File: flow/run.sh
#!/bin/bash
# the make line also repeats each setting of config.mk as NAME=value (left out here)
make -C /OpenROAD-flow-scripts/flow DESIGN_CONFIG=/design/flow/config.mk WORK_HOME=/design/flow/orfs CLKGATE_MAP_FILE= finish
File: flow/config.mk
export PLATFORM = sky130hd
export DESIGN_NAME = alu_top
export DESIGN_NICKNAME = alu_top
export VERILOG_FILES = /design/flow/design.v
export SDC_FILE = /design/flow/constraint.sdc
export NUM_CORES = 4
export LEC_CHECK = 0
export CAP_MARGIN = 20
export CORE_ASPECT_RATIO = 1.8
export CORE_MARGIN = 9
export CORE_UTILIZATION = 40
export CTS_CLUSTER_DIAMETER = 345
export CTS_CLUSTER_SIZE = 100
export SLEW_MARGIN = 20
File: flow/constraint.sdc
create_clock -name core_clock -period 6.0 [get_ports {clk}]
set_input_delay 1.2000 -clock core_clock [delete_from_list [all_inputs] [get_ports {clk}]]
set_output_delay 1.2000 -clock core_clock [all_outputs]
set_load 0.01 [all_outputs]
File: flow/design.v
`timescale 1ns / 1ps
module alu_top(
    input             clk,
    input      [31:0] a_in,
    input      [31:0] b_in,
    input      [3:0]  aluc_in,
    output reg [31:0] r_out,
    output reg        zero_out,
    output reg        overflow_out
    );
    reg  [31:0] a_q, b_q;
    reg  [3:0]  aluc_q;
    wire [31:0] r;
    wire        zero, overflow;
    alu u_alu(.a(a_q), .b(b_q), .overflow(overflow), .zero(zero), .r(r), .aluc(aluc_q));
    always @(posedge clk) begin
        a_q          <= a_in;
        b_q          <= b_in;
        aluc_q       <= aluc_in;
        r_out        <= r;
        zero_out     <= zero;
        overflow_out <= overflow;
    end
endmodule

`timescale 1ns / 1ps
module alu(
    input [31:0]a,
    input [31:0]b,
    output overflow,
    output zero,
    output [31:0]r,
    input [3:0] aluc   
    );
    parameter Add    =    3'b000;     
    parameter Addu    =    3'b010;     
    parameter Sub    =     3'b001;     
    parameter Subu    =    3'b011;     
    parameter And    =    3'b100;     
    parameter Or    =    3'b101;     
    parameter Xor    =    3'b110;     
	 parameter Lui1    =    3'b111;     
	 wire signed [31:0] sa=a,sb=b;
	 reg [32:0]result;
always@(*)begin
        case(aluc)
            Addu: begin
                result=a+b;
            end
            Subu: begin
                result=a-b;
            end
            Add: begin
                result=sa+sb;
            end
            Sub: begin
                result=sa-sb;
            end
            And: begin
                result=a&b;
            end
            Or: begin
                result=a|b;
            end
            Xor: begin
                result=a^b;
            end
            Lui1: begin
				result = {b[15:0], 16'b0};
				end
            default:
                result=a+b;
        endcase
    end
    assign r=result[31:0];
    assign zero=(r==32'b0)?1:0;
    assign overflow=result[32];
endmodule
==> results of run 1 <==
## per-layer routing
| metal | part of all wire [%] | wire [µm] | track usage, % | vias to the layer above |
|---|---|---|---|---|
| li1 | - | - | - | 4255 |
| met1 | 34 | 12400 | 23.5 | 4218 |
| met2 | 53 | 19300 | 45.6 | 306 |
| met3 | 3.9 | 1410 | 3.81 | 132 |
| met4 | 8.3 | 3010 | 20.9 | 0 |
| met5 | 0 | 0 | 0 | - |
## final cells by class
type | count | area share (%)
flip-flops and latches | 102 | 18.2
well taps | 300 | 3.35
inverters | 90 | 3.01
clock inverters | 6 | 0.658
clock buffers | 10 | 2.13
repair buffers | 165 | 13.3
multi-input cells | 877 | 59.3
## per-stage QoR
stage,total power [mW],hold WS [ps],cells,cell area (µm²),utilization [%]
after floorplan,1.45,666,1117,9160,-
after global placement,1.89,795,1531,10800,48.5
after detailed placement,1.89,806,1531,10800,48.5
after CTS,2.54,832,1547,11100,49.9
after global routing,2.66,899,1550,11200,50.3
final,2.53,817,1550,11200,50.3
## timing repair
action,in CTS,in global routing
endpoints found under the setup margin,1,1
hold endpoints to repair,0,0
buffers inserted,0,3
pin swaps,0,9
resized,1,17
==> notes.md, run 1 <==
Entry: Yosys synthesis followed by OpenROAD place and route.

Setup path:
- The run puts the largest fanout on the critical path at 6.
- On the critical path the largest part of the delay comes from simple AND/OR/NAND/NOR gates.
- The run gives the logic depth of the worst path, buffers included as 21.
- The run gives the startpoint kind of the worst setup timing path as a register.
- The run puts the number of buffer and inverter instances along the worst setup path at 3.
- The arrival time of data at the worst endpoint is listed as 6130 ps.
- The run gives the source of the worst register-to-register timing path as b_q[8].
- The run gives the critical path start-end classification as reg -> reg.
- The run gives the sort of element at the end of the critical path as a register.
- The run gives the cell type with the highest occurrence count on the critical path as sky130_fd_sc_hd__buf_4.
- According to the timing report, the data required time at the worst endpoint equals 6330 ps.
- The run gives the endpoint of the most critical setup path as zero_out.
- The run gives the startpoint of the worst setup timing path as b_q[8].
- Per the timing report, the most critical flop-to-flop path finishes at zero_out.
- The run puts the largest stage delay on the critical path at 560 ps.
- The number of cells on the worst reg-to-reg path is 21.
- Looking at the critical path, the single cell with the biggest stage delay is sky130_fd_sc_hd__or4_4.
- The cell sequence reported for the critical path is or3_1 > or3_1 > or3_4 > nor4_4 > nand4_1 > buf_4 > nor4_2 > buf_4 > nand2_1 > nand2_1 > xnor2_1 > ha_1 > nor3b_1 > nor4_1 > buf_4 > nand4b_1 > or4_4 > or4_4 > or4_1 > or4_1 > nor2_1.
- STA reports a reg2reg setup slack of 200 ps.

Logic synthesis:
- The share of the Yosys chip area taken by registers is 22.3%.
- The run gives the number of standard cells reported by yosys as 1,117.
- The run gives the xor/xnor cell area share of the yosys netlist as 9.95%.
- Synthesis produced 1,117 cells.
- The run puts the post-synthesis adder-cell area fraction at 17.9%.
- The run gives the dominant cell type by area after synthesis as sky130_fd_sc_hd__dfxtp_1.
- The commonest cells after synthesis are 128 x sky130_fd_sc_hd__ha_1, 102 x sky130_fd_sc_hd__dfxtp_1, 91 x sky130_fd_sc_hd__nand2_1.
- The run gives the yosys synthesis chip area as 9160 µm².
- The run gives the dominant non-sequential cell family after synthesis as AND-OR/OR-AND gates.
- The run gives the main flop type as sky130_fd_sc_hd__dfxtp_1.
- The run gives the average footprint of a synthesized cell as 8.20 µm².
- The run puts the number of enable-type register cells in the synthesized netlist at 0.
- The run puts the post-synthesis share of cell area spent on and, or, nand and nor gates at 17.5%.
- The run gives the async set or reset register ratio after synthesis as 0%.
- Summing the areas of all compound-gate instances in the mapped netlist gives 21.4% of the synthesized area.
- In this run the cell area of the synthesized design comes to 9160 µm².
- The run gives the most popular library cell in the synthesized design by count as sky130_fd_sc_hd__ha_1.
- The synthesis report lists the most area-consuming cells as sky130_fd_sc_hd__dfxtp_1 22%, sky130_fd_sc_hd__ha_1 17%, sky130_fd_sc_hd__xnor2_1 8.2%.
- The run puts the number of distinct library cells after synthesis at 84.
- Per the post-synthesis report, the nets total 1,316.
- Yosys reports that the leading cell type by area covers 22.3% of the netlist area.
- The run gives the fraction of synthesized area in multiplexers as 4.95%.
- The post-synth register bit count is 102.
- The synthesis report lists the Yosys warning total as 2.

Route:
- For this run, design rule violations remaining after detail routing come to 0.
- The run puts the routed wirelength normalized by instance count at 23.3 µm.
- The run gives the antenna diode instance count as 0.
- Once iteration 0 of detailed routing completed, the report listed 623 DRC markers.
- After detailed routing, the total wire length is 36,100 µm.
- The run puts the ratio of routed vias to standard cells at 5.75.
- The run gives the tally of nets with antenna violations remaining after routing as 0.
- The run puts the via count at 8,911.
- The run puts the count of TritonRoute iterations in the first routing pass at 7.

Global route:
- The run puts the global-route wire length before repair at 53,400 µm.
- Global routing finished with a remaining overflow of 0.
- Entering global routing, the biggest net connects 38 pins.
- The run gives the overall track demand over capacity in global routing as 25.1%.
- The run gives the number of global-route vias before repair as 9,122.
- The number of antenna violations at the first check in global routing is 0.

Flow run:
- The run gives the max capacitance violation total as 0.
- The stage logs contain a warning count of 59.

Power and ir drop:
- The run gives the clock network fraction of total power as 25.1%.
- The run gives the worst vdd rail ir drop as 0.000149 V.
- The run gives the power dissipated by switching net loads as 0.940 mW.
- The run gives the share of total power consumed by net switching as 37.2%.
- The run gives the cell leakage power as 4.98 nW.
- The run puts the total power per unit cell area at 225 nW/µm².
- The run gives the total clock network power as 0.634 mW.
- The dominant power group in this design is combinational logic.
- The share of total power dissipated in sequential elements is 32.2%.
- The run gives the power share of the combinational group as 42.8%.
- Power attributed to combinational cells is 1.08 mW.
- The run gives the total internal power as 1.59 mW.
- The run puts the power consumed by sequential cells at 0.814 mW.

Clocking:
- The CTS log lists the clock sinks for this run as 102.
- Clock tree synthesis inserted a total of 9 buffers.
- The run gives the H-tree depth as 3.
- The run gives the clock-pin slew on the worst setup and hold paths as 70 ps.
- The run puts the maximum buffer depth of the clock tree at 2.
- The run gives the clock latency at the later pin of the worst-skew pair as 390 ps.
- The tree is rooted in a sky130_fd_sc_hd__clkbuf_16.
- TritonCTS built the clock tree.
- The run puts the quantity of hold-fixing buffers added after cts at 0.

Run status:
- The flow ran to the end and the layout has no timing, DRC or antenna violations.

Timing:
- The run gives the max-slew violation count as 0.
- The run puts the clock period minus worst slack at 5800 ps.
- The run gives the relative max-transition margin as 29.6%.
- The run gives the setup TNS as 0 ps.
- The run gives the count of final setup violators as 0.
- The run gives the count of final hold-check violations as 0.
- The run puts the post-route clock period utilization at 96.7%.
- The transition time recorded at the tightest slew-check pin is 1050 ps.
- After layout, the setup clock skew is reported as 10.8 ps.
- Timing would allow up to 172 MHz.
- The run gives the worst path setup slack after routing as 200 ps.

Placed design:
- The run puts the minimum setup slack after placement at 45.9 ps.
- The run puts the count of port buffers added during placement at 102.
- The run puts the final estimated routing congestion in global placement at 1.01.
- The run puts the placed wire-length estimate after detailed placement at 29,400 µm.

Hold path:
- The startpoint identified for the worst hold timing path is a_q[31].
- Checking hold timing, the worst path is listed with class reg -> reg.
- The run gives the worst hold path stage count as 3.
- The run gives the terminating pin of the worst hold path as overflow_out.

Floorplan:
- The run gives the horizontal extent of the die as 131 µm.
- The run gives the overall die area as 28,900 µm².
- The run gives the I/O pin count as 103.
- The vertical die dimension reported for this design is 221 µm.
- The run puts the total core area at 22,300 µm².
- The run gives the count of standard-cell rows as 73.
- The initial utilization of the core area, before any placement, comes to 41.1%.

Final layout:
- Per the layout area report, the combinational gate area comes to 6650 µm².
- The run gives the growth of design area from synthesis to finish as 22.5%.
- The run puts the count of nets after finishing at 1,444.
- The run puts the layout filler cell count at 2,237.
- Across the whole layout, storage elements account for 2050 µm².
==> inputs of run 2 (changes only) <==
Settings changed: CORE_ASPECT_RATIO 1.8 to unset, CORE_MARGIN 9 to 2, CORE_UTILIZATION 40 to 72, CTS_CLUSTER_DIAMETER 345 to 207, CTS_CLUSTER_SIZE 100 to 22, MIN_ROUTING_LAYER set to met1, PLACE_DENSITY_LB_ADDON set to 0.19, SLEW_MARGIN 20 to 40.
Clock period 6.0 ns to 5.34 ns, I/O delays scaled along.
==> run 2 against run 1 <==
Effect of this change:
- area after synthesis is the same
- die area decreased by 53%
- the run now fails in global routing (5_1_grt)
- synthesized cell count unchanged
==> notes.md, run 2 <==
Observations from the implementation run.

Run status:
- The flow did not finish.
- The stage where the run came to a stop is global routing (5_1_grt).
- The tool reported: "[ERROR GRT-0232] Routing congestion too high. Check the congestion heatmap in the GUI".

Placed design:
- The count of port buffers added during placement is 102 (unchanged).
- The run puts the final estimated routing congestion in global placement at 1.15 (+14%).
- The number of instances in the placed design is 1,423 (-7.1%).
- The run puts the minimum setup slack after placement at -364 ps (-410 ps).
- The run puts the placed wire-length estimate after detailed placement at 24,400 µm (-17%).

Logic synthesis:
- In the post-synthesis netlist, the cell with the most instances is sky130_fd_sc_hd__ha_1.
- The run gives the number of register bits inferred by synthesis as 102 (unchanged).
- The run gives the fraction of synthesized cell area taken by the top area cell type as 22.3% (unchanged).
- The area fraction in compound gates after synthesis is 21.4% (unchanged).
- Among the non-sequential cells, AND-OR/OR-AND gates take the most area.
- The number of standard cells reported by yosys was 1,117 (unchanged).
- The synthesis report lists the most area-consuming cells as sky130_fd_sc_hd__dfxtp_1 22%, sky130_fd_sc_hd__ha_1 17%, sky130_fd_sc_hd__xnor2_1 8.2%.
- The run gives the async set or reset register ratio after synthesis as 0% (unchanged).
- The run gives the number of enable-type register cells in the synthesized netlist as 0 (unchanged).
- The run puts the summed instance area of the synthesized netlist at 9160 µm² (unchanged).
- The run puts the post-synthesis adder-cell area fraction at 17.9% (unchanged).
- The run gives the fraction of synthesized area in multiplexers as 4.95% (unchanged).
- The post-synthesis instance total came to 1,117 (unchanged).
- The yosys synthesis chip area came to 9160 µm² (unchanged).
- The run gives the main flop type as sky130_fd_sc_hd__dfxtp_1.
- The run puts the count of yosys warnings during synthesis at 2 (unchanged).
- The run gives the xor/xnor cell area share of the yosys netlist as 9.95% (unchanged).
- The net count after synthesis is 1,316 (unchanged).
- The register share after synthesis is 22.3% (unchanged).
- The commonest cells after synthesis are 128 x sky130_fd_sc_hd__ha_1, 102 x sky130_fd_sc_hd__dfxtp_1, 91 x sky130_fd_sc_hd__nand2_1.
- The run gives the post-synthesis share of cell area spent on and, or, nand and nor gates as 17.5% (unchanged).
- The run gives the number of distinct library cells after synthesis as 84 (unchanged).
- sky130_fd_sc_hd__dfxtp_1 takes more of the synthesized area than any other cell.
- The run gives the average footprint of a synthesized cell as 8.20 µm² (unchanged).

Clocking:
- The number of buffers added by the clock tree synthesis step was 9 (unchanged).
- The run gives the master cell of the clock root buffer as sky130_fd_sc_hd__clkbuf_16.
- The run gives the H-tree depth as 3 (unchanged).
- The maximum buffer depth of the clock tree came to 2 (unchanged).
- The run puts the number of clock sinks at 102 (unchanged).

Floorplan:
- The run puts the overall die area at 13,600 µm² (-53%).
- The run gives the count of standard-cell rows as 41 (-44%).
- The total core area is 12,500 µm² (-44%).
- The run puts the I/O pin count at 103 (unchanged).
- The height of the chip is 117 µm (-47%).
- The run puts the effective utilization at floorplan at 73.2% (+32 points).
- The run gives the horizontal extent of the die as 117 µm (-11%).

Global route:
- The run puts the overall track demand over capacity in global routing at 79.8%.
- Summed over all layers, the global routing overflow is 94.
-- run 2: repair_timing --
action,4_1_cts
gates resized,29
hold buffers,0
pin swaps,23
gates cloned,0
setup buffers,25
setup endpoints to repair,1
-- run 2: through the flow --
step | power, mW | TNS [ps] | cell area (µm²)
after CTS | 2.79 | -19.8 | 11400
after detailed placement | 2.10 | -364 | 10800
after global placement | 2.05 | 0 | 10800
after floorplan | 1.64 | 0 | 9190
-- run 2: metal layers --
layer / overflow / global-route usage (%)
met5: 0 / 30.7
met4: 42 / 81.9
met3: 0 / 63.5
met2: 51 / 95.3
met1: 1 / 80.5
==> inputs of run 3 (changes only) <==
Settings changed: ABC_AREA set to 0, CORE_UTILIZATION 72 to 18, CTS_CLUSTER_DIAMETER 207 to 180, CTS_CLUSTER_SIZE 22 to unset, MIN_ROUTING_LAYER met1 to unset, PLACE_DENSITY set to 0.71, PLACE_DENSITY_LB_ADDON 0.19 to unset, SETUP_SLACK_MARGIN set to 0.63, SLEW_MARGIN 40 to 20, TNS_END_PERCENT set to 10.
Clock period 5.34 ns to 8.71 ns, I/O delays scaled along.
==> run 3 against run 2 <==
Effect of this change:
- now clean on timing, DRC and antenna
- synthesized cell count stayed put
- die area went up to 3.9 times the previous value
- area after synthesis stayed put
==> notes.md, run 3 <==
Entry: Yosys synthesis followed by OpenROAD place and route.

Logic synthesis:
- The run puts the register share after synthesis at 22.3% (unchanged).
- The run puts the number of enable-type register cells in the synthesized netlist at 0 (unchanged).
- The number of distinct library cells after synthesis was 84 (unchanged).
- The run gives the yosys synthesis chip area as 9160 µm² (unchanged).
- The run gives the post-synthesis adder-cell area fraction as 17.9% (unchanged).
- The run gives the number of register bits inferred by synthesis as 102 (unchanged).
- The run gives the fraction of synthesized cell area taken by the top area cell type as 22.3% (unchanged).
- The post-synthesis instance total came to 1,117 (unchanged).
- The run gives the dominant cell type by area after synthesis as sky130_fd_sc_hd__dfxtp_1.
- The run gives the most popular library cell in the synthesized design by count as sky130_fd_sc_hd__ha_1.
- Yosys attributes the largest share of cell area to sky130_fd_sc_hd__dfxtp_1 22%, sky130_fd_sc_hd__ha_1 17%, sky130_fd_sc_hd__xnor2_1 8.2%.
- The run puts the count of yosys warnings during synthesis at 2 (unchanged).
- The summed instance area of the synthesized netlist was 9160 µm² (unchanged).
- The run puts the number of standard cells reported by yosys at 1,117 (unchanged).
- Of the combinational cells, the family taking the most area is AND-OR/OR-AND gates.
- Among all flip-flop cells after synthesis, the most frequent one is sky130_fd_sc_hd__dfxtp_1.
- The run gives the post-synthesis share of cell area spent on and, or, nand and nor gates as 17.5% (unchanged).
- The run puts the average footprint of a synthesized cell at 8.20 µm² (unchanged).
- The run puts the async set or reset register ratio after synthesis at 0% (unchanged).
- Counting instances in the post-synthesis netlist gives the leading cell types as 128 x sky130_fd_sc_hd__ha_1, 102 x sky130_fd_sc_hd__dfxtp_1, 91 x sky130_fd_sc_hd__nand2_1.
- The run puts the xor/xnor cell area share of the yosys netlist at 9.95% (unchanged).
- The run gives the area fraction in compound gates after synthesis as 21.4% (unchanged).
- The run gives the fraction of synthesized area in multiplexers as 4.95% (unchanged).
- The run puts the net count after synthesis at 1,316 (unchanged).

Power and ir drop:
- The run gives the worst vdd rail ir drop as 0.000103 V.
- Per report_power, the top consumer among the power groups is combinational logic.
- The run gives the power dissipated by switching net loads as 0.665 mW.
- The run gives the share of total power consumed by net switching as 38.8%.
- The run gives the clock network fraction of total power as 25.6%.
- The run gives the total internal power as 1.05 mW.
- The run puts the cell leakage power at 4.67 nW.
- The run gives the total clock network power as 0.439 mW.
- The run gives the sequential share of power as 33.3%.
- Overall power consumption after layout is estimated at 1.71 mW.
- The run gives the power consumed by sequential cells as 0.571 mW.
- The run gives the total power per unit cell area as 154 nW/µm².
- The run puts the power share of the combinational group at 41.1%.
- The run puts the power attributed to combinational cells at 0.704 mW.

Floorplan:
- The run puts the I/O pin count at 103 (unchanged).
- The run puts the height of the chip at 230 µm (+97%).
- The total core area is 50,200 µm² (+300%).
- The run gives the count of standard-cell rows as 82 (+100%).
- The horizontal extent of the die was 230 µm (+97%).
- The run puts the overall die area at 52,700 µm² (+290%).
- The effective utilization at floorplan was 18.3% (-55 points).

Timing:
- The run gives the setup TNS as 0 ps.
- The run gives the maximum frequency from static timing analysis as 157 MHz.
- The run puts the clock skew at 12.7 ps.
- After layout, the minimum clock period comes to 6390 ps.
- In the final report, the number of endpoints failing setup comes to 0.
- The final timing report gives a worst setup slack of 2320 ps.
- The run puts the slew at the pin with the worst max-slew slack at 980 ps.
- Per the final report, max-transition violations number 0.
- Setup repair after global routing left no endpoint under its margin.
- The final timing report lists a hold violation count of 0.
- The run puts the post-route clock period utilization at 73.4%.
- The run gives the relative max-transition margin as 34.7%.

Setup path:
- The run puts the number of buffer and inverter instances along the worst setup path at 0.
- Per STA, the worst path is made up of nor3_1 > nand3_1 > nor3_1 > nand2_1 > nor3_1 > nand4_1 > nor3_1 > nand4_1 > nor4_1 > nor2_1 > xnor2_1 > ha_1 > nor3b_1 > nor4_1 > nand4b_1 > or4_1 > or4_1 > or4_1 > or4_1 > nor2_1.
- The run gives the slowest stage cell on the critical path as sky130_fd_sc_hd__or4_1.
- The run gives the flop-to-flop setup slack as 2320 ps.
- The run gives the largest fanout on the critical path as 7.
- The run gives the required time of the worst setup path as 9030 ps.
- In this design, the stage delay of the slowest critical-path cell is 570 ps.
- The run gives the data arrival time of the worst path as 6710 ps.
- The run gives the top cell family by delay on the critical path as simple AND/OR/NAND/NOR gates.
- The run gives the endpoint of the most critical setup path as zero_out.
- The run gives the startpoint kind of the worst setup timing path as a register.
- STA lists the endpoint of the worst register-to-register path as zero_out.
- All stages included, the depth of the critical timing path comes to 20.
- In this run the critical register-to-register path is launched from b_q[2].
- The run gives the worst reg-to-reg path cell count as 20.
- The run gives the startpoint of the worst setup timing path as b_q[2].
- STA classifies the critical path endpoint as a register.
- The critical path is of the reg -> reg type.

Route:
- The run puts the ratio of routed vias to standard cells at 4.67.
- The run puts the routed wire length at 34,500 µm.
- The run puts the routed wirelength normalized by instance count at 18.5 µm.
- The run gives the number of remaining DRC errors as 0.
- Once detail routing completed, the nets flagged for antenna violations numbered 0.
- The run gives the via count as 8,704.
- The run puts the antenna diode instance count at 0.
- The run gives the violation tally from detailed-route iteration zero as 861.
- The run puts the count of TritonRoute iterations in the first routing pass at 5.

Hold path:
- The run gives the worst hold path stage count as 2.
- STA lists the startpoint of the worst hold path as aluc_q[1].
- The min-delay analysis places its worst path in the category reg -> reg.
- The path with the worst hold slack has its endpoint at r_out[28].

Clocking:
- The run gives the CTS tree as built.
- The number of clock sinks came to 102 (unchanged).
- The run gives the number of buffers added by the clock tree synthesis step as 9 (unchanged).
- The run puts the quantity of hold-fixing buffers added after cts at 0 (unchanged).
- The run puts the H-tree depth at 3 (unchanged).
- The run puts the number of setup buffers added after CTS at 0 (-100%).
- The number of instances resized during post-cts repair is 0 (-100%).
- The run gives the master cell of the clock root buffer as sky130_fd_sc_hd__clkbuf_16.
- The run gives the clock-pin slew on the worst setup and hold paths as 90 ps.
- The run gives the clock latency at the later pin of the worst-skew pair as 390 ps.
- The run puts the maximum buffer depth of the clock tree at 2 (unchanged).

Flow run:
- The run puts the number of warnings in the stage logs at 59.
- In this run the maximum-capacitance check reported violations numbering 0.

Global route:
- The run puts the remaining global-route overflow at 0.
- The run gives the number of global-route vias before repair as 8,464.
- The run gives the number of antenna violations at the first check in global routing as 1.
- The first global-routing pass estimated 51,300 µm of wire.
- The global routing report lists combined usage of all routing layers as 12.9%.
- The run puts the pin count of the biggest net entering global routing at 61.

Final layout:
- The filler cells instantiated in the layout total 5,491.
- The count of cells in the finished layout, fillers not included, comes to 1,865.
- The run gives the growth of design area from synthesis to finish as 21.8%.
- The run gives the final core utilization as 22.2%.
- The run puts the count of nets after finishing at 1,387.

Placed design:
- The count of port buffers added during placement came to 102 (unchanged).
- The run puts the number of instances in the placed design at 1,849 (+30%).
- The run gives the placed wire-length estimate after detailed placement as 27,900 µm (+14%).
- The run puts the minimum setup slack after placement at 2420 ps (+2780 ps).
- The final estimated routing congestion in global placement is 0.927 (-20%).

Run status:
- The flow ran to the end and the layout has no timing, DRC or antenna violations.
-- run 3: area by class of cell --
type | count | area [µm²] | area share (%)
clock buffer | 11 | 253 | 2.27
clock inverter | 5 | 50.0 | 0.449
inverter | 90 | 338 | 3.03
multi-input combinational | 877 | 6560 | 58.8
sequential | 102 | 2040 | 18.3
tap | 672 | 841 | 7.54
timing repair buffer | 108 | 1070 | 9.56
-- run 3: stage by stage --
| step | hold WS, ps | instance area [µm²] |
|---|---|---|
| after floorplan | 666 | 9160 |
| after detailed placement | 748 | 10900 |
| after global placement | 752 | 10900 |
| after CTS | 749 | 11200 |
| after global routing | 783 | 11200 |
| final | 763 | 11200 |
-- run 3: layer usage --
| layer | share of wire [%] | GRT usage, % |
|---|---|---|
| met5 | 0 | 0 |
| met4 | 2.4 | 4.55 |
| met3 | 8.7 | 3.05 |
| met2 | 44 | 20.4 |
| met1 | 44 | 17.0 |
==> inputs of run 4 (changes only) <==
Settings changed: CORE_UTILIZATION 18 to 72, CTS_CLUSTER_DIAMETER 180 to 105, CTS_CLUSTER_SIZE set to 72, PLACE_DENSITY 0.71 to unset, PLACE_DENSITY_LB_ADDON set to 0.0, SETUP_SLACK_MARGIN 0.63 to 1.01, TNS_END_PERCENT 10 to unset.
Clock period 8.71 ns to 3.5 ns, I/O delays scaled along.
==> run 4 against run 3 <==
Effect of this change:
- synthesized cell count is the same
- area after synthesis is the same
- die area shrank 74%
- the run now fails in detailed placement (3_5_place_dp)
==> notes.md, run 4 <==
Observations from the implementation run.

Logic synthesis:
- Sorting the synthesized cells by area gives the leading types as sky130_fd_sc_hd__dfxtp_1 22%, sky130_fd_sc_hd__ha_1 17%, sky130_fd_sc_hd__xnor2_1 8.2%.
- The async set or reset register ratio after synthesis came to 0% (unchanged).
- The run puts the yosys synthesis chip area at 9160 µm² (unchanged).
- The run puts the area fraction in compound gates after synthesis at 21.4% (unchanged).
- The run gives the post-synthesis instance total as 1,117 (unchanged).
- The average footprint of a synthesized cell is 8.20 µm² (unchanged).
- The post-synthesis share of cell area spent on and, or, nand and nor gates is 17.5% (unchanged).
- The xor/xnor cell area share of the yosys netlist is 9.95% (unchanged).
- The number of register bits inferred by synthesis came to 102 (unchanged).
- In the synthesized netlist, the cells that appear most often are 128 x sky130_fd_sc_hd__ha_1, 102 x sky130_fd_sc_hd__dfxtp_1, 91 x sky130_fd_sc_hd__nand2_1.
- Looking at area per cell type in the netlist, the leader is sky130_fd_sc_hd__dfxtp_1.
- The run puts the number of standard cells reported by yosys at 1,117 (unchanged).
- The run gives the count of yosys warnings during synthesis as 2 (unchanged).
- The run gives the dominant non-sequential cell family after synthesis as AND-OR/OR-AND gates.
- The run gives the number of enable-type register cells in the synthesized netlist as 0 (unchanged).
- The run gives the summed instance area of the synthesized netlist as 9160 µm² (unchanged).
- The run puts the fraction of synthesized cell area taken by the top area cell type at 22.3% (unchanged).
- The run gives the post-synthesis adder-cell area fraction as 17.9% (unchanged).
- The run gives the net count after synthesis as 1,316 (unchanged).
- The run puts the number of distinct library cells after synthesis at 84 (unchanged).
- The run gives the register share after synthesis as 22.3% (unchanged).
- In the post-synthesis netlist, the cell with the most instances is sky130_fd_sc_hd__ha_1.
- The fraction of synthesized area in multiplexers was 4.95% (unchanged).
- Post-synth the commonest register cell is sky130_fd_sc_hd__dfxtp_1.

Floorplan:
- The count of standard-cell rows is 41 (-50%).
- The run gives the horizontal extent of the die as 117 µm (-49%).
- The run puts the I/O pin count at 103 (unchanged).
- The effective utilization at floorplan is 73.2% (+55 points).
- The height of the chip is 117 µm (-49%).
- The overall die area came to 13,600 µm² (-74%).
- The run puts the total core area at 12,500 µm² (-75%).

Placed design:
- The run gives the count of port buffers added during placement as 102 (unchanged).
- The run gives the final estimated routing congestion in global placement as 1.13 (+22%).

Run status:
- The run gives the last stage reached as detailed placement (3_5_place_dp).
- The flow did not finish.
- The tool reported: "[ERROR DPL-0038] Utilization greater than 100%, impossible to legalize".
-- run 4: through the flow --
stage	instance area, µm²	power [mW]	hold slack [ps]	setup TNS, ps
floorplan	9460	2.55	655	-5650
global placement	13000	3.63	770	-11990
==> inputs of run 5 (changes only) <==
Settings changed: ABC_AREA 0 to unset, CORE_UTILIZATION 72 to 64, CTS_CLUSTER_DIAMETER 105 to 250, CTS_CLUSTER_SIZE 72 to 58, PLACE_DENSITY set to 0.67, PLACE_DENSITY_LB_ADDON 0.0 to unset, SETUP_SLACK_MARGIN 1.01 to unset.
Clock period 3.5 ns to 5.0 ns, I/O delays scaled along.
==> run 5 against run 4 <==
Effect of this change:
- the layout now fails its checks (setup timing)
- synthesized cell count unchanged
- area after synthesis is the same
- die area grew 12%
==> notes.md, run 5 <==
Entry: Yosys synthesis followed by OpenROAD place and route.

Timing:
- Setup repair after global routing could not meet its margin everywhere.
- The run gives the maximum frequency from static timing analysis as 183 MHz.
- The run gives the relative max-transition margin as 31.6%.
- In the final report, the number of endpoints failing setup comes to 1.
- The clock arrives with 13.0 ps of skew.
- The run gives the clock period minus worst slack as 5460 ps.
- The run gives the hold slack as 800 ps.
- The run gives the count of final hold-check violations as 0.
- The run puts the post-route clock period utilization at 109%.
- The run puts the worst path setup slack after routing at -457 ps.
- The run puts the setup TNS at -457 ps.
- The run gives the slew at the pin with the worst max-slew slack as 1020 ps.
- Per the final report, max-transition violations number 0.

Setup path:
- The worst setup path is captured at a register.
- The run puts the logic depth of the worst path, buffers included at 18.
- The run puts the flop-to-flop setup slack at -460 ps.
- The run puts the largest stage delay on the critical path at 550 ps.
- The largest individual stage delay along the critical path comes from the cell sky130_fd_sc_hd__or4_4.
- The worst register-to-register path ends at zero_out.
- The report lists the cells along the critical path as or3_4 > or3_4 > or3_4 > nor4_4 > nand4_1 > nor4_4 > nand2_1 > nand2_1 > xnor2_1 > ha_2 > nor3b_2 > nor4_2 > nand4b_1 > or4_4 > or4_4 > or4_4 > or4_1 > nor2_1.
- The run gives the top cell family by delay on the critical path as simple AND/OR/NAND/NOR gates.
- The run gives the endpoint of the most critical setup path as zero_out.
- The critical path is of the reg -> reg type.
- The run puts the largest fanout on the critical path at 4.
- The run gives the data arrival time of the worst path as 5770 ps.
- The worst register-to-register path has a depth of 18.
- The run puts the number of buffer and inverter instances along the worst setup path at 0.
- The run gives the required time of the worst setup path as 5310 ps.
- The most critical setup path has its startpoint at b_q[10].
- STA classifies the critical path startpoint as a register.
- Looking at the reg2reg group, the worst path starts from b_q[10].

Clocking:
- The run gives the number of buffers added by the clock tree synthesis step as 9.
- TritonCTS built the clock tree.
- The timing report gives the clock slew at the launch and capture registers of the worst setup and hold paths as 80 ps.
- In this run the deepest clock path goes through 2 buffers.
- The run puts the number of clock sinks at 102.
- The run puts the H-tree depth at 3.
- The cell sitting at the root of the clock tree is a sky130_fd_sc_hd__clkbuf_16.
- The run gives the quantity of hold-fixing buffers added after cts as 0.
- The run puts the clock latency at the later pin of the worst-skew pair at 380 ps.

Hold path:
- STA reports the tightest min-delay check as being of type reg -> reg.
- The run gives the terminating pin of the worst hold path as r_out[3].
- In the hold timing report, the worst path depth is 3.
- For the worst min-delay path, the startpoint reported by OpenROAD is aluc_q[1].

Logic synthesis:
- Ranked by instance count, the synthesized netlist is headed by 128 x sky130_fd_sc_hd__ha_1, 102 x sky130_fd_sc_hd__dfxtp_1, 91 x sky130_fd_sc_hd__nand2_1.
- The number of standard cells reported by yosys came to 1,117 (unchanged).
- The run puts the summed instance area of the synthesized netlist at 9160 µm² (unchanged).
- The run puts the average footprint of a synthesized cell at 8.20 µm² (unchanged).
- Per the synthesis report, the dominant area consumer among library cells is sky130_fd_sc_hd__dfxtp_1.
- The run gives the area fraction in compound gates after synthesis as 21.4% (unchanged).
- The run puts the yosys synthesis chip area at 9160 µm² (unchanged).
- The run puts the number of enable-type register cells in the synthesized netlist at 0 (unchanged).
- The run gives the main flop type as sky130_fd_sc_hd__dfxtp_1.
- Looking at the gate-level netlist, the highest instance count belongs to sky130_fd_sc_hd__ha_1.
- The number of register bits inferred by synthesis is 102 (unchanged).
- The run gives the xor/xnor cell area share of the yosys netlist as 9.95% (unchanged).
- The net count after synthesis is 1,316 (unchanged).
- The number of distinct library cells after synthesis came to 84 (unchanged).
- The run gives the count of yosys warnings during synthesis as 2 (unchanged).
- The register share after synthesis came to 22.3% (unchanged).
- Yosys shows that the main logic family after synthesis is AND-OR/OR-AND gates.
- The post-synthesis adder-cell area fraction came to 17.9% (unchanged).
- The run gives the post-synthesis share of cell area spent on and, or, nand and nor gates as 17.5% (unchanged).
- The run gives the post-synthesis instance total as 1,117 (unchanged).
- The fraction of synthesized cell area taken by the top area cell type was 22.3% (unchanged).
- The run gives the async set or reset register ratio after synthesis as 0% (unchanged).
- The fraction of synthesized area in multiplexers was 4.95% (unchanged).
- After synthesis, the cell types taking the most area are sky130_fd_sc_hd__dfxtp_1 22%, sky130_fd_sc_hd__ha_1 17%, sky130_fd_sc_hd__xnor2_1 8.2%.

Power and ir drop:
- Combinational power for this build is 1.48 mW.
- The run gives the cell leakage power as 5.51 nW.
- Summing internal, switching and leakage power gives 3.20 mW.
- The run gives the total clock network power as 0.740 mW.
- The power report lists cell-internal power as 1.98 mW.
- The run puts the sequential share of power at 30.4%.
- The run puts the worst vdd rail ir drop at 0.000274 V.
- The group that draws the most power in this run is combinational logic.
- The run puts the share of total power consumed by net switching at 38.0%.
- The run puts the power share of the combinational group at 46.4%.
- The power report attributes to the clock group a share of 23.2%.
- The run puts the power consumed by sequential cells at 0.972 mW.
- The script extracted a net switching power of 1.22 mW.
- Power spread over the standard cell area amounts to 267 nW/µm².

Global route:
- The number of global-route vias before repair came to 9,811.
- The number of antenna violations at the first check in global routing is 0.
- Per the GRT log, the top usage layer is met2.
- Entering global routing, the biggest net connects 42 pins.
- The run puts the fraction of met2 tracks used by global routing at 69.7%.
- The run gives the global-route wire length before repair as 51,900 µm.
- The run puts the remaining global-route overflow at 0.
- The run puts the global-route met1 utilization at 56.3%.
- Across every metal layer, demand over resource in global routing totals 45.0%.
- The run gives the met3 global-route usage as 13.1%.

Final layout:
- The run puts the final instance area at 12,000 µm².
- In the final layout, the fill cell count is 772.
- The run gives the final core utilization as 85.8%.
- The run puts the count of nets after finishing at 1,555.
- Once layout is complete, the cells apart from fillers number 1,542.
- The area growth from synthesis to layout is 30.5%.

Route:
- The run gives the number of remaining DRC errors as 0.
- The run puts the via count at 10,200.
- The run gives the ratio of routed vias to standard cells as 6.65.
- The run puts the tally of nets with antenna violations remaining after routing at 0.
- The run gives the count of TritonRoute iterations in the first routing pass as 9.
- The run gives the routed wire length as 34,300 µm.
- The run gives the routed wirelength normalized by instance count as 22.2 µm.
- The run gives the violation tally from detailed-route iteration zero as 1,622.

Placed design:
- Per the post-place timing report, worst setup slack is -456 ps.
- Once placement completed, the tool counted placed cells totaling 1,524.
- In this run the cell area measured after placement is 11,500 µm².
- The run puts the count of port buffers added during placement at 102 (unchanged).
- The run gives the final estimated routing congestion in global placement as 1.05 (-7.5%).
- After legalization and detailed placement, the total HPWL measured 25,100 µm.

Run status:
- The run finished, with violations left.
- The layout checks failed on setup timing.

Floorplan:
- The run gives the I/O pin count as 103 (unchanged).
- The height of the chip came to 124 µm (+5.9%).
- The run gives the count of standard-cell rows as 43 (+4.9%).
- The run puts the overall die area at 15,300 µm² (+12%).
- The run puts the horizontal extent of the die at 124 µm (+5.9%).
- The run puts the effective utilization at floorplan at 65.7% (-7.4 points).
- The run gives the total core area as 13,900 µm² (+11%).

Flow run:
- The run puts the max capacitance violation total at 0.
- The stage logs contain a warning count of 64.
==> run 5: per-layer routing <==
layer,part of all wire [%],vias to the layer above,wire length (µm)
met4,6.6,0,2270
li1,-,4496,-
met2,43,818,14800
met1,38,4685,12900
met5,0,-,0
met3,13,249,4340
==> run 5: area by class of cell <==
cell class | instances | area (µm²) | share of cell area [%]
diodes | 1 | 2.50 | 0.0209
clock buffers | 10 | 229 | 1.92
clock inverters | 6 | 63.8 | 0.534
inverters | 90 | 338 | 2.83
multi-input cells | 877 | 6720 | 56.2
flip-flops and latches | 102 | 2040 | 17.1
well taps | 180 | 225 | 1.88
repair buffers | 276 | 2330 | 19.5
==> run 5: timing repair <==
action,in CTS,in global routing
setup buffers,0,1
gates resized,13,7
setup endpoints to repair,1,6
pin swaps,0,3
==> inputs of run 6 (changes only) <==
Settings changed: CORE_UTILIZATION 64 to 66, CTS_CLUSTER_DIAMETER 250 to 52, CTS_CLUSTER_SIZE 58 to unset, PLACE_DENSITY 0.67 to unset.
Clock period 5.0 ns to 4.89 ns, I/O delays scaled along.
==> run 6 against run 5 <==
Effect of this change:
- the layout still fails its checks (setup timing)
- global-route usage up 4.0 points
- flip-flop count is the same
- worst setup slack got worse by 190 ps
- critical path type unchanged
- final cell count up 2.2%
- worst hold slack better by 27 ps
- synthesized cell count did not move
- sequential share of layout area down 0.44 points
- cell area up 2.6%
- critical endpoint unchanged
==> notes.md, run 6 <==
Entry: Yosys synthesis followed by OpenROAD place and route.

Clocking:
- The root buffer cell chosen for the clock tree is sky130_fd_sc_hd__clkbuf_16.
- The run gives the clock-pin slew on the worst setup and hold paths as 90 ps (about the same).
- The run gives the number of clock sinks as 102 (unchanged).
- The H-tree depth was 3 (unchanged).
- The run puts the clock latency at the later pin of the worst-skew pair at 370 ps (about the same).
- The run puts the maximum buffer depth of the clock tree at 2 (unchanged).
- The run gives the number of buffers added by the clock tree synthesis step as 9 (unchanged).
- The run gives the CTS tree as built.

Setup path:
- Per the timing report, the most critical flop-to-flop path originates at b_q[10].
- The kind of cell with the highest combined delay along the critical path is simple AND/OR/NAND/NOR gates.
- For reference, the critical path cell chain is or3_4 > or3_4 > or3_4 > nor4_4 > nand4_1 > nor4_4 > nand2_2 > nand2_2 > xnor2_1 > ha_1 > nor3b_2 > nor4_2 > nand4b_1 > or4_1 > or4_4 > or4_1 > or4_1 > nor2_1.
- The run puts the number of buffer and inverter instances along the worst setup path at 0 (unchanged).
- The run gives the startpoint of the worst setup timing path as b_q[10].
- The flop-to-flop setup slack is -650 ps (-190 ps).
- The critical path ends at zero_out.
- The endpoint identified for the worst register-to-register timing path is zero_out.
- The run gives the startpoint kind of the worst setup timing path as a register.
- The worst setup path is captured at a register.
- The worst reg-to-reg path cell count is 18 (unchanged).
- The run gives the largest stage delay on the critical path as 560 ps (about the same).
- The run gives the critical path start-end classification as reg -> reg.
- The logic depth of the worst path, buffers included was 18 (unchanged).
- The run gives the required time of the worst setup path as 5200 ps (-110 ps).
- Per the STA report, the cell with the highest stage delay on the worst path is sky130_fd_sc_hd__or4_4.
- The run gives the largest fanout on the critical path as 3 (-1).
- The run gives the data arrival time of the worst path as 5840 ps (+70 ps).

Global route:
- The number of antenna violations at the first check in global routing came to 2 (+2).
- The number of global-route vias before repair was 10,400 (+5.8%).
- The run puts the remaining global-route overflow at 0 (unchanged).
- The run gives the pin count of the biggest net entering global routing as 36 (-14%).
- The run gives the overall track demand over capacity in global routing as 49.0% (+4.0 points).
- The run puts the global-route wire length before repair at 55,300 µm (+6.7%).

Timing:
- The run puts the clock period minus worst slack at 5540 ps (+78.4 ps).
- The run gives the maximum frequency from static timing analysis as 181 MHz (-1.4%).
- The run gives the setup TNS as -754 ps (-296 ps).
- The run gives the slew at the pin with the worst max-slew slack as 694 ps (-329 ps).
- The run gives the relative max-transition margin as 53.7% (+22 points).
- The run puts the max-slew violation count at 0 (unchanged).
- The count of final hold-check violations is 0 (unchanged).
- The run gives the worst path setup slack after routing as -646 ps (-188 ps).
- The run gives the count of final setup violators as 2 (+1).
- The clock skew came to 16.0 ps (+2.99 ps).
- Setup repair after global routing could not meet its margin everywhere.
- The run gives the post-route clock period utilization as 113% (+4.1 points).

Logic synthesis:
- The run gives the number of standard cells reported by yosys as 1,117 (unchanged).
- The run gives the area fraction in compound gates after synthesis as 21.4% (unchanged).
- The run puts the fraction of synthesized cell area taken by the top area cell type at 22.3% (unchanged).
- The run puts the register share after synthesis at 22.3% (unchanged).
- The run puts the async set or reset register ratio after synthesis at 0% (unchanged).
- In the post-synthesis netlist, the biggest area contributors are sky130_fd_sc_hd__dfxtp_1 22%, sky130_fd_sc_hd__ha_1 17%, sky130_fd_sc_hd__xnor2_1 8.2%.
- The xor/xnor cell area share of the yosys netlist was 9.95% (unchanged).
- The run puts the average footprint of a synthesized cell at 8.20 µm² (unchanged).
- The run gives the net count after synthesis as 1,316 (unchanged).
- The run puts the yosys synthesis chip area at 9160 µm² (unchanged).
- The largest total area in the synthesized netlist belongs to sky130_fd_sc_hd__dfxtp_1.
- Among all flip-flop cells after synthesis, the most frequent one is sky130_fd_sc_hd__dfxtp_1.
- The run puts the fraction of synthesized area in multiplexers at 4.95% (unchanged).
- The post-synthesis instance total was 1,117 (unchanged).
- By count the netlist is led by 128 x sky130_fd_sc_hd__ha_1, 102 x sky130_fd_sc_hd__dfxtp_1, 91 x sky130_fd_sc_hd__nand2_1.
- The run gives the number of register bits inferred by synthesis as 102 (unchanged).
- The synthesis stats list as the most numerous cell sky130_fd_sc_hd__ha_1.
- The post-synthesis adder-cell area fraction is 17.9% (unchanged).
- The run gives the number of enable-type register cells in the synthesized netlist as 0 (unchanged).
- The run puts the post-synthesis share of cell area spent on and, or, nand and nor gates at 17.5% (unchanged).
- The run puts the summed instance area of the synthesized netlist at 9160 µm² (unchanged).
- Of the combinational cells, the family taking the most area is AND-OR/OR-AND gates.
- The run puts the count of yosys warnings during synthesis at 2 (unchanged).
- The run puts the number of distinct library cells after synthesis at 84 (unchanged).

Flow run:
- The run gives the max capacitance violation total as 0 (unchanged).
- The number of warnings in the stage logs is 65 (+1.6%).

Floorplan:
- The effective utilization at floorplan is 66.8% (+1.0 points).
- The run gives the total core area as 13,700 µm² (-1.5%).
- The I/O pin count is 103 (unchanged).
- The count of standard-cell rows was 43 (unchanged).
- The height of the chip came to 122 µm (-1.5%).
- The run puts the horizontal extent of the die at 122 µm (-1.5%).
- The run gives the overall die area as 14,800 µm² (-2.9%).

Route:
- The run gives the via count as 10,800 (+5.5%).
- The run gives the number of remaining DRC errors as 0 (unchanged).
- The run puts the count of TritonRoute iterations in the first routing pass at 10 (+1).
- The run gives the routed wire length as 37,500 µm (+9.5%).
- The run gives the tally of nets with antenna violations remaining after routing as 0 (unchanged).
- The run puts the violation tally from detailed-route iteration zero at 1,667 (+2.8%).
- The run gives the routed wirelength normalized by instance count as 23.8 µm (+7.2%).
- The run puts the ratio of routed vias to standard cells at 6.86 (+3.3%).

Placed design:
- The placed wire-length estimate after detailed placement is 26,600 µm (+6.2%).
- The run puts the count of port buffers added during placement at 102 (unchanged).
- The number of instances in the placed design was 1,557 (+2.2%).
- The run puts the final estimated routing congestion in global placement at 1.06 (+1.1%).
- The run puts the minimum setup slack after placement at -541 ps (-84.7 ps).

Power and ir drop:
- The run gives the total power per unit cell area as 273 nW/µm² (+2.0%).
- The run puts the power attributed to combinational cells at 1.60 mW (+8%).
- The run gives the cell leakage power as 5.69 nW (+3.4%).
- The run gives the sequential share of power as 29.7% (-0.7 points).
- The run gives the clock network fraction of total power as 22.6% (-0.6 points).
- The run puts the total internal power at 2.06 mW (+3.9%).
- The worst vdd rail ir drop came to 0.000268 V (-2.1%).
- The biggest slice of the total power is consumed by combinational logic.
- The power dissipated by switching net loads was 1.29 mW (+6.0%).
- The run puts the power share of the combinational group at 47.7% (+1.3 points).
- The run gives the share of total power consumed by net switching as 38.5% (+0.47 points).
- The run gives the total clock network power as 0.756 mW (+2%).
- The run puts the power consumed by sequential cells at 0.993 mW (+2.2%).
- The run gives the total power after layout as 3.34 mW (+4.7%).

Hold path:
- Note that the worst hold path type here is reg -> reg.
- The run gives the worst hold path stage count as 3 (unchanged).
- Per the hold report, the tightest min-delay path originates at aluc_q[1].
- The path with the worst hold slack has its endpoint at r_out[3].

Final layout:
- The run gives the number of standard cells in the layout, taps in and fillers out as 1,576 (+2.2%).
- The count of nets after finishing came to 1,588 (+2.1%).
- The run puts the layout filler cell count at 655 (-15%).
- The run puts the growth of design area from synthesis to finish at 33.9%.

Run status:
- The run finished, with violations left.
- Failing layout checks were recorded as setup timing.
## run 6: per-stage QoR
stage	cell area (µm²)	util, %	hold WS, ps
finish	12300	89.4	827
global route	12300	89.4	847
CTS	12100	88.5	801
detailed placement	11800	86.0	777
global placement	11800	86.0	772
floorplan	9300	-	666
## run 6: metal layers
| layer | global-route usage [%] | up-vias | wire (µm) |
|---|---|---|---|
| li1 | - | 4551 | - |
| met1 | 58.7 | 4911 | 13300 |
| met2 | 76.7 | 1019 | 15900 |
| met3 | 15.1 | 334 | 5190 |
| met4 | 30.3 | 0 | 3070 |
| met5 | 0 | - | 0 |
## run 6: repair_timing
item,in CTS,in global routing
endpoints found under the setup margin,3,6
pin swaps,3,4
resized,10,26
hold buffers,0,0
buffers inserted,1,0
## run 6: final cells by class
cell class | count | area [µm²] | area share [%]
Inverter | 90 | 338 | 2.75
Sequential cell | 102 | 2040 | 16.7
Multi-Input combinational cell | 877 | 6790 | 55.3
Clock buffer | 10 | 229 | 1.87
Clock inverter | 6 | 63.8 | 0.520
Antenna cell | 2 | 5.00 | 0.0408
Timing Repair Buffer | 309 | 2570 | 21.0
Tap cell | 180 | 225 | 1.84
==> inputs of run 7 (changes only) <==
Settings changed: CAP_MARGIN 20 to 0, CORE_UTILIZATION 66 to 72, CTS_CLUSTER_DIAMETER 52 to 51, CTS_CLUSTER_SIZE set to 21, PLACE_DENSITY set to 0.67, SETUP_SLACK_MARGIN set to 0.71.
Clock period 4.89 ns to 5.42 ns, I/O delays scaled along.
==> run 7 against run 6 <==
Effect of this change:
- the run now fails in global routing (5_1_grt)
- synthesized cell count stayed put
- die area is 8.1% lower
- area after synthesis stayed put
==> notes.md, run 7 <==
Observations from the implementation run.

Placed design:
- The run puts the placed wire-length estimate after detailed placement at 23,700 µm (-11%).
- The run gives the count of port buffers added during placement as 102 (unchanged).
- The run gives the minimum setup slack after placement as -565 ps (-23.9 ps).
- The run gives the number of instances in the placed design as 1,396 (-10%).
- The run gives the final estimated routing congestion in global placement as 1.19 (+13%).

Floorplan:
- The run puts the overall die area at 13,600 µm² (-8.1%).
- The run gives the count of standard-cell rows as 41 (-4.7%).
- The run puts the height of the chip at 117 µm (-4.1%).
- The run puts the effective utilization at floorplan at 73.2% (+6.4 points).
- The run puts the total core area at 12,500 µm² (-8.8%).
- The horizontal extent of the die was 117 µm (-4.1%).
- The run puts the I/O pin count at 103 (unchanged).

Logic synthesis:
- The number of enable-type register cells in the synthesized netlist came to 0 (unchanged).
- Ranked by total cell area, the synthesized netlist is headed by sky130_fd_sc_hd__dfxtp_1 22%, sky130_fd_sc_hd__ha_1 17%, sky130_fd_sc_hd__xnor2_1 8.2%.
- Yosys instantiated no cell more often than sky130_fd_sc_hd__ha_1.
- The run gives the number of register bits inferred by synthesis as 102 (unchanged).
- The run puts the fraction of synthesized area in multiplexers at 4.95% (unchanged).
- The run puts the number of distinct library cells after synthesis at 84 (unchanged).
- The run gives the number of standard cells reported by yosys as 1,117 (unchanged).
- The run puts the post-synthesis adder-cell area fraction at 17.9% (unchanged).
- The run gives the register share after synthesis as 22.3% (unchanged).
- The area fraction in compound gates after synthesis came to 21.4% (unchanged).
- The run puts the fraction of synthesized cell area taken by the top area cell type at 22.3% (unchanged).
- The run puts the async set or reset register ratio after synthesis at 0% (unchanged).
- The run gives the xor/xnor cell area share of the yosys netlist as 9.95% (unchanged).
- The post-synthesis instance total is 1,117 (unchanged).
- The run puts the count of yosys warnings during synthesis at 2 (unchanged).
- The run puts the summed instance area of the synthesized netlist at 9160 µm² (unchanged).
- Of all cell types, the one taking the most synthesized area is sky130_fd_sc_hd__dfxtp_1.
- The run gives the average footprint of a synthesized cell as 8.20 µm² (unchanged).
- The run puts the net count after synthesis at 1,316 (unchanged).
- The run gives the dominant non-sequential cell family after synthesis as AND-OR/OR-AND gates.
- The run puts the post-synthesis share of cell area spent on and, or, nand and nor gates at 17.5% (unchanged).
- The run puts the yosys synthesis chip area at 9160 µm² (unchanged).
- The run gives the main flop type as sky130_fd_sc_hd__dfxtp_1.
- The commonest cells after synthesis are 128 x sky130_fd_sc_hd__ha_1, 102 x sky130_fd_sc_hd__dfxtp_1, 91 x sky130_fd_sc_hd__nand2_1.

Run status:
- The first error in the log reads "[ERROR GRT-0232] Routing congestion too high. Check the congestion heatmap in the GUI".
- The run stopped with a tool error.
- The run ended at global routing (5_1_grt).

Clocking:
- The number of buffers added by the clock tree synthesis step came to 9 (unchanged).
- The run gives the quantity of hold-fixing buffers added after cts as 0 (unchanged).
- The run puts the number of clock sinks at 102 (unchanged).
- The maximum buffer depth of the clock tree is 2 (unchanged).
- The H-tree depth came to 3 (unchanged).
- The run gives the master cell of the clock root buffer as sky130_fd_sc_hd__clkbuf_16.

Global route:
- The run puts the remaining global-route overflow at 5.
- The run gives the overall track demand over capacity in global routing as 68.5%.
[run 7: timing repair]
action | 4_1_cts
gates resized | 31
endpoints found under the setup margin | 6
setup buffers | 26
pin swaps | 34
[run 7: metal layers]
| layer | GRT usage [%] | overflow |
|---|---|---|
| met5 | 14.4 | 0 |
| met4 | 65.6 | 2 |
| met3 | 46.1 | 0 |
| met2 | 86.3 | 3 |
| met1 | 73.4 | 0 |
[run 7: per-stage QoR]
| stage | instance area (µm²) | hold slack (ps) | util, % |
|---|---|---|---|
| 3_3_place_gp | 10600 | 758 | 85.0 |
| 4_1_cts | 11300 | 794 | 90.0 |
| 2_1_floorplan | 9300 | 666 | - |
| 3_5_place_dp | 10600 | 776 | 85.0 |
==> inputs of run 8 (changes only) <==
Settings changed: CAP_MARGIN 0 to 20, CORE_UTILIZATION 72 to 71, CTS_CLUSTER_DIAMETER 51 to 361, CTS_CLUSTER_SIZE 21 to 13, PLACE_DENSITY 0.67 to unset, PLACE_DENSITY_LB_ADDON set to 0.24, SETUP_SLACK_MARGIN 0.71 to -0.41.
Clock period 5.42 ns to 4.68 ns, I/O delays scaled along.
==> run 8 against run 7 <==
Effect of this change:
- the flow stops in clock tree synthesis (4_1_cts)
- area after synthesis stayed put
- die area is 1.4% higher
- synthesized cell count stayed put
==> notes.md, run 8 <==
Observations from the implementation run.

Run status:
- The flow did not finish.
- The run gives the last stage reached as clock tree synthesis (4_1_cts).
- The tool reported: "[ERROR DPL-0033] detailed placement checks failed during check placement".

Logic synthesis:
- The summed instance area of the synthesized netlist is 9160 µm² (unchanged).
- The run puts the post-synthesis instance total at 1,117 (unchanged).
- Among the non-sequential cells, AND-OR/OR-AND gates take the most area.
- The run puts the number of enable-type register cells in the synthesized netlist at 0 (unchanged).
- The xor/xnor cell area share of the yosys netlist was 9.95% (unchanged).
- The run puts the net count after synthesis at 1,316 (unchanged).
- The run puts the fraction of synthesized area in multiplexers at 4.95% (unchanged).
- By count the netlist is led by 128 x sky130_fd_sc_hd__ha_1, 102 x sky130_fd_sc_hd__dfxtp_1, 91 x sky130_fd_sc_hd__nand2_1.
- Among all flip-flop cells after synthesis, the most frequent one is sky130_fd_sc_hd__dfxtp_1.
- The count of yosys warnings during synthesis is 2 (unchanged).
- The register share after synthesis came to 22.3% (unchanged).
- The run gives the most popular library cell in the synthesized design by count as sky130_fd_sc_hd__ha_1.
- Yosys attributes the largest share of cell area to sky130_fd_sc_hd__dfxtp_1 22%, sky130_fd_sc_hd__ha_1 17%, sky130_fd_sc_hd__xnor2_1 8.2%.
- The run puts the post-synthesis adder-cell area fraction at 17.9% (unchanged).
- The run gives the number of standard cells reported by yosys as 1,117 (unchanged).
- The run puts the async set or reset register ratio after synthesis at 0% (unchanged).
- The post-synthesis share of cell area spent on and, or, nand and nor gates is 17.5% (unchanged).
- The cell type that accounts for the most area after synthesis is sky130_fd_sc_hd__dfxtp_1.
- The run puts the average footprint of a synthesized cell at 8.20 µm² (unchanged).
- The yosys synthesis chip area is 9160 µm² (unchanged).
- The run puts the number of register bits inferred by synthesis at 102 (unchanged).
- The number of distinct library cells after synthesis was 84 (unchanged).
- The run gives the area fraction in compound gates after synthesis as 21.4% (unchanged).
- The run gives the fraction of synthesized cell area taken by the top area cell type as 22.3% (unchanged).

Placed design:
- The cell area after placement came to 12,000 µm² (+13%).
- The run puts the final estimated routing congestion in global placement at 1.07 (-9.9%).
- The run gives the placed wire-length estimate after detailed placement as 33,400 µm (+41%).
- The run gives the minimum setup slack after placement as -1190 ps (-620 ps).
- The run puts the number of instances in the placed design at 1,589 (+14%).
- The run puts the count of port buffers added during placement at 102 (unchanged).

Floorplan:
- The run puts the effective utilization at floorplan at 72.6% (-0.59 points).
- The overall die area came to 13,800 µm² (+1.4%).
- The run puts the horizontal extent of the die at 118 µm (+0.68%).
- The run puts the height of the chip at 118 µm (+0.68%).
- The run puts the count of standard-cell rows at 41 (unchanged).
- The I/O pin count came to 103 (unchanged).
- The total core area was 12,600 µm² (+0.82%).
==> run 8: through the flow <==
step                utilization [%]  TNS [ps]  hold slack (ps)
floorplan                         -      -406              666
global placement               95.4      -812              753
detailed placement             95.4     -4040              782
==> inputs of run 9 (changes only) <==
Settings changed: CELL_PAD_IN_SITES_GLOBAL_PLACEMENT set to 0, CORE_UTILIZATION 71 to 66, CTS_CLUSTER_DIAMETER 361 to 94, CTS_CLUSTER_SIZE 13 to 49, GPL_TIMING_DRIVEN set to 0, PLACE_DENSITY_LB_ADDON 0.24 to 0.02, SETUP_SLACK_MARGIN -0.41 to 1.95.
Clock period 4.68 ns to 6.7 ns, I/O delays scaled along.
==> run 9 against run 8 <==
Effect of this change:
- the flow stops in global routing (5_1_grt)
- area after synthesis stayed put
- die area is 7.3% higher
- synthesized cell count stayed put
==> notes.md, run 9 <==
Observations from the implementation run.

Clocking:
- CTS added clock buffers totalling 9.
- The run gives the number of clock sinks as 102.
- The run puts the H-tree depth at 3.
- The longest clock path from root to sink contains 2 buffers.
- The run gives the master cell of the clock root buffer as sky130_fd_sc_hd__clkbuf_16.
- The run puts the quantity of hold-fixing buffers added after cts at 0.

Floorplan:
- The run puts the overall die area at 14,800 µm² (+7.3%).
- The run gives the height of the chip as 122 µm (+3.6%).
- The run puts the I/O pin count at 103 (unchanged).
- The run puts the total core area at 13,700 µm² (+8.7%).
- The count of standard-cell rows was 43 (+4.9%).
- The run gives the horizontal extent of the die as 122 µm (+3.6%).
- The effective utilization at floorplan was 66.8% (-5.8 points).

Logic synthesis:
- The number of standard cells reported by yosys was 1,117 (unchanged).
- The run gives the average footprint of a synthesized cell as 8.20 µm² (unchanged).
- The run gives the register share after synthesis as 22.3% (unchanged).
- Among the non-sequential cells, AND-OR/OR-AND gates take the most area.
- The number of distinct library cells after synthesis was 84 (unchanged).
- The number of enable-type register cells in the synthesized netlist came to 0 (unchanged).
- The run gives the post-synthesis adder-cell area fraction as 17.9% (unchanged).
- The run puts the number of register bits inferred by synthesis at 102 (unchanged).
- Of all cell types, the one taking the most synthesized area is sky130_fd_sc_hd__dfxtp_1.
- The run gives the async set or reset register ratio after synthesis as 0% (unchanged).
- The run puts the area fraction in compound gates after synthesis at 21.4% (unchanged).
- The run puts the summed instance area of the synthesized netlist at 9160 µm² (unchanged).
- The run gives the post-synthesis instance total as 1,117 (unchanged).
- The yosys synthesis chip area is 9160 µm² (unchanged).
- The xor/xnor cell area share of the yosys netlist came to 9.95% (unchanged).
- In the synthesized netlist, the cells that appear most often are 128 x sky130_fd_sc_hd__ha_1, 102 x sky130_fd_sc_hd__dfxtp_1, 91 x sky130_fd_sc_hd__nand2_1.
- The net count after synthesis is 1,316 (unchanged).
- The run gives the count of yosys warnings during synthesis as 2 (unchanged).
- The fraction of synthesized cell area taken by the top area cell type is 22.3% (unchanged).
- Looking at the gate-level netlist, the highest instance count belongs to sky130_fd_sc_hd__ha_1.
- The post-synthesis share of cell area spent on and, or, nand and nor gates came to 17.5% (unchanged).
- The synthesis report lists the most area-consuming cells as sky130_fd_sc_hd__dfxtp_1 22%, sky130_fd_sc_hd__ha_1 17%, sky130_fd_sc_hd__xnor2_1 8.2%.
- The synthesis report names the predominant flop master as sky130_fd_sc_hd__dfxtp_1.
- The run puts the fraction of synthesized area in multiplexers at 4.95% (unchanged).

Run status:
- The run stopped with a tool error.
- The first error in the log reads "[ERROR GRT-0232] Routing congestion too high. Check the congestion heatmap in the GUI".
- The stage where the run came to a stop is global routing (5_1_grt).

Global route:
- Recorded from the global router log, the overflow total was 2.
- The run puts the overall track demand over capacity in global routing at 75.4%.

Placed design:
- The run gives the placed wire-length estimate after detailed placement as 24,900 µm (-25%).
- The count of port buffers added during placement is 102 (unchanged).
- The run gives the final estimated routing congestion in global placement as 1.04 (-3.1%).
- The cell area after placement was 10,500 µm² (-12%).
-- run 9: per-stage QoR --
stage | std cells | worst slack [ps]
after floorplan | 1117 | 1650
after global placement | 1399 | -174
after detailed placement | 1399 | -185
after CTS | 1450 | 817
-- run 9: per-layer routing --
metal  GRT overflow  GRT usage [%]
met5              0           24.3
met4              1           71.7
met3              0           59.6
met2              1           91.7
met1              0           77.4
-- run 9: timing repair --
action                     CTS
buffers inserted            35
setup endpoints to repair   23
resized                    147
pin swaps                   53
==> inputs of run 10 (changes only) <==
Settings changed: CELL_PAD_IN_SITES_GLOBAL_PLACEMENT 0 to unset, CORE_UTILIZATION 66 to 71, CTS_CLUSTER_DIAMETER 94 to unset, CTS_CLUSTER_SIZE 49 to unset, GPL_TIMING_DRIVEN 0 to unset, PLACE_DENSITY_LB_ADDON 0.02 to 0.24, SETUP_SLACK_MARGIN 1.95 to -0.41.
Clock period 6.7 ns to 4.95 ns, I/O delays scaled along.
==> run 10 against run 9 <==
Effect of this change:
- the flow again stops in global routing (5_1_grt)
- die area is 6.8% lower
- area after synthesis stayed put
- synthesized cell count stayed put
==> notes.md, run 10 <==
Observations from the implementation run.

Logic synthesis:
- The run puts the post-synthesis share of cell area spent on and, or, nand and nor gates at 17.5% (unchanged).
- The run puts the summed instance area of the synthesized netlist at 9160 µm² (unchanged).
- The run gives the number of register bits inferred by synthesis as 102 (unchanged).
- Of all cell types, the one taking the most synthesized area is sky130_fd_sc_hd__dfxtp_1.
- The run puts the xor/xnor cell area share of the yosys netlist at 9.95% (unchanged).
- Sorting the synthesis cell report by count puts at the top sky130_fd_sc_hd__ha_1.
- The run puts the average footprint of a synthesized cell at 8.20 µm² (unchanged).
- The run gives the post-synthesis adder-cell area fraction as 17.9% (unchanged).
- The main area contributors are sky130_fd_sc_hd__dfxtp_1 22%, sky130_fd_sc_hd__ha_1 17%, sky130_fd_sc_hd__xnor2_1 8.2%.
- The async set or reset register ratio after synthesis came to 0% (unchanged).
- The run puts the area fraction in compound gates after synthesis at 21.4% (unchanged).
- The run gives the yosys synthesis chip area as 9160 µm² (unchanged).
- The run gives the number of enable-type register cells in the synthesized netlist as 0 (unchanged).
- The run gives the count of yosys warnings during synthesis as 2 (unchanged).
- The run gives the number of distinct library cells after synthesis as 84 (unchanged).
- Ranked by instance count, the synthesized netlist is headed by 128 x sky130_fd_sc_hd__ha_1, 102 x sky130_fd_sc_hd__dfxtp_1, 91 x sky130_fd_sc_hd__nand2_1.
- The fraction of synthesized cell area taken by the top area cell type is 22.3% (unchanged).
- The run gives the register share after synthesis as 22.3% (unchanged).
- The run puts the fraction of synthesized area in multiplexers at 4.95% (unchanged).
- The run puts the post-synthesis instance total at 1,117 (unchanged).
- The run puts the number of standard cells reported by yosys at 1,117 (unchanged).
- The run gives the net count after synthesis as 1,316 (unchanged).
- Of the combinational cells, the family taking the most area is AND-OR/OR-AND gates.
- The run gives the main flop type as sky130_fd_sc_hd__dfxtp_1.

Global route:
- Per the GRT congestion report, total overflow comes to 120.
- Across every metal layer, demand over resource in global routing totals 82.7%.

Placed design:
- The placed wire-length estimate after detailed placement was 28,900 µm (+16%).
- The run puts the minimum setup slack after placement at -716 ps (-531 ps).
- The run puts the final estimated routing congestion in global placement at 1.03 (-1.0%).
- The cell area after placement is 11,500 µm² (+9.4%).
- The run puts the count of port buffers added during placement at 102 (unchanged).

Floorplan:
- The run gives the I/O pin count as 103 (unchanged).
- The run puts the height of the chip at 118 µm (-3.5%).
- The overall die area was 13,800 µm² (-6.8%).
- The run puts the total core area at 12,600 µm² (-8.0%).
- The count of standard-cell rows is 41 (-4.7%).
- The run puts the horizontal extent of the die at 118 µm (-3.5%).
- The effective utilization at floorplan came to 72.6% (+5.8 points).

Clocking:
- The root buffer cell chosen for the clock tree is sky130_fd_sc_hd__clkbuf_16.
- The run gives the maximum buffer depth of the clock tree as 2 (unchanged).
- The quantity of hold-fixing buffers added after cts came to 0 (unchanged).
- The run gives the H-tree depth as 3 (unchanged).
- The number of clock sinks was 102 (unchanged).
- The number of buffers added by the clock tree synthesis step came to 9 (unchanged).

Run status:
- The flow did not finish.
- The tool reported: "[ERROR GRT-0116] Global routing finished with congestion. Check the congestion regions in the DRC Viewer".
- The run gives the last stage reached as global routing (5_1_grt).
[run 10: metal layers]
metal,GRT overflow,global-route usage (%)
met1,2,82.2
met2,65,97.1
met5,0,29.8
met3,2,68.0
met4,51,87.7
[run 10: what timing repair did]
action	in CTS
endpoints found under the setup margin	1
buffers inserted	10
pin swaps	24
resized	33
[run 10: metrics by stage]
| step | total power [mW] | cells | hold WS (ps) | TNS, ps |
|---|---|---|---|---|
| 3_3_place_gp | 2.35 | 1523 | 758 | -244 |
| 2_1_floorplan | 1.76 | 1117 | 666 | -391 |
| 4_1_cts | 3.29 | 1547 | 828 | -1180 |
| 3_5_place_dp | 2.45 | 1523 | 785 | -900 |
No activity file was given, so power comes from the tool's default toggle rates.
